// RISC_V
module RISC_V(clk, rst, mem_addr, mem_wdata, mem_we, mem_rdata);
    input clk, rst;
    input  [15:0] mem_rdata;  
    output [15:0] mem_addr;   
    output [15:0] mem_wdata;  
    output        mem_we;     
    wire [2:0] func3, ALUControl;
    wire[2:0] immSrc;
    wire zero, less_greater, PCSrc, memWrite, 
         regWrite, ALUSrc, PCWrite, adrSrc, IRWrite, funct7;
    wire [1:0] resultSrc, ALUSrcA, ALUSrcB, Branch_funct;
    wire [2:0] op; 
    RISC_V_Controller CU(
        .clk(clk), .rst(rst), .op(op), 
        .func3(func3), .immSrc(immSrc), .zero(zero), 
        .less_greater(less_greater), .PCWrite(PCWrite),
        .adrSrc(adrSrc), .memWrite(memWrite), 
        .IRWrite(IRWrite), .resultSrc(resultSrc), 
        .ALUControl(ALUControl), .ALUSrcA(ALUSrcA),
        .ALUSrcB(ALUSrcB), .regWrite(regWrite),
        .Branch_funct(Branch_funct)
    );
    RISC_V_Datapath DP(
        .clk(clk), .rst(rst), .less_greater(less_greater),
        .PCWrite(PCWrite), .adrSrc(adrSrc),
        .memWrite(memWrite), .IRWrite(IRWrite), 
        .resultSrc(resultSrc), .immSrc(immSrc), 
        .ALUControl(ALUControl), .op(op),
        .ALUSrcA(ALUSrcA), .func3(func3),
        .ALUSrcB(ALUSrcB), .zero(zero),
        .regWrite(regWrite), .Branch_funct(Branch_funct), .funct7(funct7),
        .mem_addr(mem_addr), .mem_wdata(mem_wdata), .mem_we(mem_we), .mem_rdata(mem_rdata)
    );
endmodule
clock: 3.73 ns
lec_check: 0
cap_margin: 20
core_margin: 2
core_utilization: 72
cts_cluster_diameter: 397
cts_cluster_size: 37
hold_slack_margin: 0.3
place_density: 0.35
setup_slack_margin: 0.5
slew_margin: 20
run.sh (not shown) runs the stock make flow with config.mk's settings and CLKGATE_MAP_FILE=.
The baseline failed in 4_1_cts.
==> next run, changes <==
Settings changed: CORE_UTILIZATION 72 to 38, CTS_CLUSTER_DIAMETER 397 to unset, CTS_CLUSTER_SIZE 37 to unset, HOLD_SLACK_MARGIN 0.3 to unset, PLACE_DENSITY 0.35 to unset, SETUP_SLACK_MARGIN 0.5 to unset.
Clock period 3.73 ns to 7.85 ns, I/O delays scaled along.
=> Now the flow went through all stages and came out clean. Synthesized cell count stays the same. Synthesized area is unchanged. Die area rises by 87%.
==> next run, changes <==
Settings changed: CORE_UTILIZATION 38 to 56.
Clock period 7.85 ns to 4.36 ns, I/O delays scaled along.
This time the run finished but failed the layout checks on negative setup slack.
Area after synthesis is unchanged.
First-iteration DRC count grows by about 23%.
Die area goes down by about 30%.
Setup slack is worse by 1.9 ns.
Global-route usage grows by 15 points.
Flip-flop count is unchanged.
Non-clock buffer count rises by 372.
Sequential share of layout area goes down by 8.8 points.
==> next run, changes <==
Settings changed: CORE_UTILIZATION 56 to 66, SETUP_SLACK_MARGIN set to -0.43.
Clock period 4.36 ns to 5.76 ns, I/O delays scaled along.
The changed run completed, yet does not pass: negative setup slack.
Flip-flop count does not change.
Cell area falls by roughly a tenth.
Area after synthesis stays the same.
Register-to-register slack improves by 1.5 ns.
Wire length goes down by a few percent.
Core utilization rises by 2.9 points.
Clock skew came out higher by 0.016 ns.
==> next run, changes <==
Settings changed: ABC_AREA set to 1, CORE_UTILIZATION 66 to 69, PLACE_DENSITY set to 0.73, SETUP_SLACK_MARGIN -0.43 to unset.
Clock period 5.76 ns to 6.8 ns, I/O delays scaled along.
After rerunning: With this change the flow finished with timing, DRC and antenna clean; via count goes up by 19%; routed wire length goes down by 1.9%; worst setup slack gets better by 0.69 ns; final cell count goes up by 32%; first-iteration DRC count goes up by 34%; power goes down by 17%; register-to-register slack gets better by 1.4 ns; die size goes down by 2.5%; sequential power goes down by 15%; count of clock-buffer cells in the layout goes up by 4.
==> next run, changes <==
Settings changed: ABC_AREA 1 to unset, CORE_UTILIZATION 69 to 40, PLACE_DENSITY 0.73 to unset.
Clock period 6.8 ns to 8.0 ns, I/O delays scaled along.
Via count drops by 29%.
Cell area drops by 0.71%.
Synthesized cell count drops by 40%.
Setup slack gets better by 0.053 ns.
Worst hold slack gets better by 0.0043 ns.
Global-route usage drops by 19 points.
Count of clock-buffer cells in the layout does not change.
Power is estimated from default activity; no workload was simulated.
